==> inputs of raven <==
==> flow/design.v <==
module mul(
    input         mul_clk,
    input         resetn,
    input         mul_signed,
    input  [31:0] x,
    input  [31:0] y,
    input         de_to_ex_valid,
    input         ex_allowin,
    output [63:0] result
);
    wire [16:0] booth_c;                              
    wire [63:0] booth_part_prod [16:0];               
    wire [16:0] part_prod [63:0];                     
    wire [63:0] x_mul = {{32{x[31]&mul_signed}}, x}; 
    wire [33:0] y_mul = {{ 2{y[31]&mul_signed}}, y};
    genvar j;
    generate
    for(j = 0; j < 17; j = j + 1) begin : booth
        if(j == 0) begin
          booth_2b booth_0(
                            .Y({y_mul[1:0], 1'b0}), 
                            .X(x_mul             ),
                            .P(booth_part_prod[0]), 
                            .C(booth_c[0]        )
                          );
        end else begin
          booth_2b booth(
                            .Y(y_mul[2*j+1:2*j-1]), 
                            .X(x_mul<<(2*j)      ), 
                            .P(booth_part_prod[j]), 
                            .C(booth_c[j]        )
                        );
        end
    end
    endgenerate
    genvar k;
    generate
    for(k = 0; k < 64; k = k + 1)
        begin: switch
            assign part_prod[k] = {
                                        booth_part_prod[16][k],
                                        booth_part_prod[15][k], 
                                        booth_part_prod[14][k], 
                                        booth_part_prod[13][k], 
                                        booth_part_prod[12][k], 
                                        booth_part_prod[11][k], 
                                        booth_part_prod[10][k], 
                                        booth_part_prod[ 9][k], 
                                        booth_part_prod[ 8][k], 
                                        booth_part_prod[ 7][k], 
                                        booth_part_prod[ 6][k], 
                                        booth_part_prod[ 5][k], 
                                        booth_part_prod[ 4][k], 
                                        booth_part_prod[ 3][k], 
                                        booth_part_prod[ 2][k], 
                                        booth_part_prod[ 1][k], 
                                        booth_part_prod[ 0][k]
                                  };
        end
    endgenerate
    reg  [16:0] booth_c_r;               
    reg  [16:0] part_prod_r[63:0];       
    wire [13:0] c[63:0];                 
    wire [63:0] add_src1, add_src2;      
    always @(posedge mul_clk)
    begin
        if(de_to_ex_valid & ex_allowin) begin
                booth_c_r <= booth_c;
        end
    end
    genvar m;
    generate
        for(m = 0; m < 64; m = m + 1) begin : part_prod_trans
            always @(posedge mul_clk)
            begin
                if(de_to_ex_valid & ex_allowin) begin
                    part_prod_r[m] <= part_prod[m];
                end
            end
        end
    endgenerate
    assign c[0] = booth_c_r[13:0];
    assign add_src2[0] = booth_c_r[14];
    genvar i;
    generate
    for(i = 0; i < 64; i = i + 1) 
    begin: wallace
        if(i < 63) begin
            wallace_16 wallace(
                                    .cin    (c[i]          ), 
                                    .data_in(part_prod_r[i]), 
                                    .cout   (c[i+1]        ), 
                                    .C      (add_src2[i+1] ), 
                                    .S      (add_src1[i]   )
                               );
        end else begin
            wallace_16 wallace_63(
                                    .cin    (c[63]          ),
                                    .data_in(part_prod_r[63]), 
                                    .S      (add_src1[63]   )
                                 );
        end
    end
    endgenerate
    assign result = add_src1 + add_src2 + booth_c_r[15] + booth_c_r[16];
endmodule
module booth_2b(
    input [2:0] Y,
    input [63:0] X,
    output [63:0] P,
    output C
);
    assign P = Y==3'b001 ? X      :
               Y==3'b010 ? X      :
               Y==3'b011 ? X<<1   :
               Y==3'b100 ? ~(X<<1):
               Y==3'b101 ? ~X     :
               Y==3'b110 ? ~X     :
                           68'd0;
    assign C = Y==3'b100 || Y==3'b101 || Y==3'b110;
endmodule
module wallace_16(
    input  [13:0] cin,
    input  [16:0] data_in,
    output [13:0] cout,
    output        C,
    output        S
);
    wire B1_2, A1_2, C1_3, B1_3, A1_3, A2_0, C2_1, B2_1, A2_1, B3_1, A3_1, A4_0, B4_0, A5_0;
    function [1:0] Add_1;
        input A, B, CIN;
        begin
          Add_1 = A + B + CIN;
        end
    endfunction
    assign {cout[ 0], B1_2} = Add_1(data_in[ 4], data_in[ 3], data_in[ 2]),
           {cout[ 1], A1_2} = Add_1(data_in[ 7], data_in[ 6], data_in[ 5]),
           {cout[ 2], C1_3} = Add_1(data_in[10], data_in[ 9], data_in[ 8]),
           {cout[ 3], B1_3} = Add_1(data_in[13], data_in[12], data_in[11]),
           {cout[ 4], A1_3} = Add_1(data_in[16], data_in[15], data_in[14]),
           {cout[ 5], A2_0} = Add_1(    cin[ 2],     cin[ 1],     cin[ 0]),
           {cout[ 6], C2_1} = Add_1(data_in[ 0],     cin[ 4],     cin[ 3]),
           {cout[ 7], B2_1} = Add_1(       A1_2,        B1_2, data_in[ 1]),
           {cout[ 8], A2_1} = Add_1(       A1_3,        B1_3,        C1_3),
           {cout[ 9], B3_1} = Add_1(       A2_0,     cin[ 6],     cin[ 5]),
           {cout[10], A3_1} = Add_1(       A2_1,        B2_1,        C2_1),
           {cout[11], B4_0} = Add_1(    cin[ 9],     cin[ 8],     cin[ 7]),
           {cout[12], A4_0} = Add_1(       A3_1,        B3_1,     cin[10]),
           {cout[13], A5_0} = Add_1(       A4_0,        B4_0,     cin[11]),
           {C       , S   } = Add_1(       A5_0,     cin[13],     cin[12]);
endmodule
==> flow/run.sh <==
#!/bin/bash
# the make line also repeats each setting of config.mk as NAME=value (left out here)
make -C /OpenROAD-flow-scripts/flow DESIGN_CONFIG=/design/flow/config.mk WORK_HOME=/design/flow/orfs CLKGATE_MAP_FILE= finish
==> flow/config.mk <==
export PLATFORM = sky130hd
export DESIGN_NAME = mul
export DESIGN_NICKNAME = mul
export VERILOG_FILES = /design/flow/design.v
export SDC_FILE = /design/flow/constraint.sdc
export NUM_CORES = 4
export LEC_CHECK = 0
export CAP_MARGIN = 20
export CORE_MARGIN = 7
export CORE_UTILIZATION = 40
export CTS_CLUSTER_DIAMETER = 202
export GPL_ROUTABILITY_DRIVEN = 0
export GPL_TIMING_DRIVEN = 0
export PLACE_DENSITY_LB_ADDON = 0.18
export SLEW_MARGIN = 20
==> flow/constraint.sdc <==
create_clock -name core_clock -period 15.7 [get_ports {mul_clk}]
set_input_delay 3.1400 -clock core_clock [delete_from_list [all_inputs] [get_ports {mul_clk}]]
set_output_delay 3.1400 -clock core_clock [all_outputs]
set_load 0.01 [all_outputs]
==> inputs of yarrow, as changes to raven <==
==> flow/config.mk (replaced) <==
export PLATFORM = sky130hd
export DESIGN_NAME = mul
export DESIGN_NICKNAME = mul
export VERILOG_FILES = /design/flow/design.v
export SDC_FILE = /design/flow/constraint.sdc
export NUM_CORES = 4
export LEC_CHECK = 0
export ABC_AREA = 1
export CAP_MARGIN = 30
export CELL_PAD_IN_SITES_DETAIL_PLACEMENT = 1
export CELL_PAD_IN_SITES_GLOBAL_PLACEMENT = 3
export CORE_ASPECT_RATIO = 1.27
export CORE_MARGIN = 6
export CORE_UTILIZATION = 66
export CTS_CLUSTER_SIZE = 59
export GPL_ROUTABILITY_DRIVEN = 1
export GPL_TIMING_DRIVEN = 0
export HOLD_SLACK_MARGIN = 0.25
export MAX_ROUTING_LAYER = met4
export MIN_ROUTING_LAYER = met2
export PLACE_DENSITY_LB_ADDON = 0.04
export SETUP_SLACK_MARGIN = 1.23
export SLEW_MARGIN = 5
export TNS_END_PERCENT = 5
==> flow/constraint.sdc (replaced) <==
create_clock -name core_clock -period 7.25 [get_ports {mul_clk}]
set_input_delay 1.4500 -clock core_clock [delete_from_list [all_inputs] [get_ports {mul_clk}]]
set_output_delay 1.4500 -clock core_clock [all_outputs]
set_load 0.01 [all_outputs]
==> inputs of violet, as changes to raven <==
==> flow/config.mk (replaced) <==
export PLATFORM = sky130hd
export DESIGN_NAME = mul
export DESIGN_NICKNAME = mul
export VERILOG_FILES = /design/flow/design.v
export SDC_FILE = /design/flow/constraint.sdc
export NUM_CORES = 4
export LEC_CHECK = 0
export CAP_MARGIN = 20
export CORE_MARGIN = 2
export CORE_UTILIZATION = 72
export HOLD_SLACK_MARGIN = -0.09
export MAX_ROUTING_LAYER = met4
export PLACE_DENSITY_LB_ADDON = 0.01
export SETUP_SLACK_MARGIN = 2.02
export SLEW_MARGIN = 20
export TNS_END_PERCENT = 40
==> flow/constraint.sdc (replaced) <==
create_clock -name core_clock -period 6.81 [get_ports {mul_clk}]
set_input_delay 1.3620 -clock core_clock [delete_from_list [all_inputs] [get_ports {mul_clk}]]
set_output_delay 1.3620 -clock core_clock [all_outputs]
set_load 0.01 [all_outputs]
==> inputs of amber, as changes to raven <==
==> flow/config.mk (replaced) <==
export PLATFORM = sky130hd
export DESIGN_NAME = mul
export DESIGN_NICKNAME = mul
export VERILOG_FILES = /design/flow/design.v
export SDC_FILE = /design/flow/constraint.sdc
export NUM_CORES = 4
export LEC_CHECK = 0
export CAP_MARGIN = 20
export CORE_MARGIN = 2
export CORE_UTILIZATION = 68
export MAX_ROUTING_LAYER = met4
export SETUP_SLACK_MARGIN = 0.12
export SLEW_MARGIN = 20
==> flow/constraint.sdc (replaced) <==
create_clock -name core_clock -period 8.27 [get_ports {mul_clk}]
set_input_delay 1.6540 -clock core_clock [delete_from_list [all_inputs] [get_ports {mul_clk}]]
set_output_delay 1.6540 -clock core_clock [all_outputs]
set_load 0.01 [all_outputs]
==> qor summary <==
quantity                                                                         amber                                               yarrow                    raven                    violet
Setup repair after global routing missed its margin                               true                                                    -                    false                      true
Biggest cell category by area in the final layout                  combinational gates                                                    -      combinational gates       combinational gates
Highest-delay cell along the critical path                                        fa_2                                                    -                     fa_1                      fa_2
Smallest setup slack after layout                                              -939 ps                                                    -                  1930 ps                  -2230 ps
Post-Synthesis Mean Instance Area                                             11.1 um2                                             9.82 um2                 11.1 um2                  11.1 um2
Root Driver                                                                  clkbuf_16                                                    -                clkbuf_16                 clkbuf_16
Most popular library cell in the synthesized design by count                      fa_1                                                inv_1                     fa_1                      fa_1
Met1 capacity usage during global routing                                        0.584                                                    -                    0.404                     0.629
Total via count after detailed routing                                           41.5k                                                    -                    43.5k                     42.9k
Post-Synth Adder-Cell Area                                                       0.310                                                0.316                    0.310                     0.310
Outcome                                                       finished with violations                               stopped before the end  complete, no violations  finished with violations
Stage where the flow stopped                                                         -  global placement without I/O (3_1_place_gp_skip_io)                        -                         -
Violated checks                                                           setup timing                                                    -                        -              setup timing
Violation count after the first detailed-routing iteration                        5204                                                    -                     7449                      7266
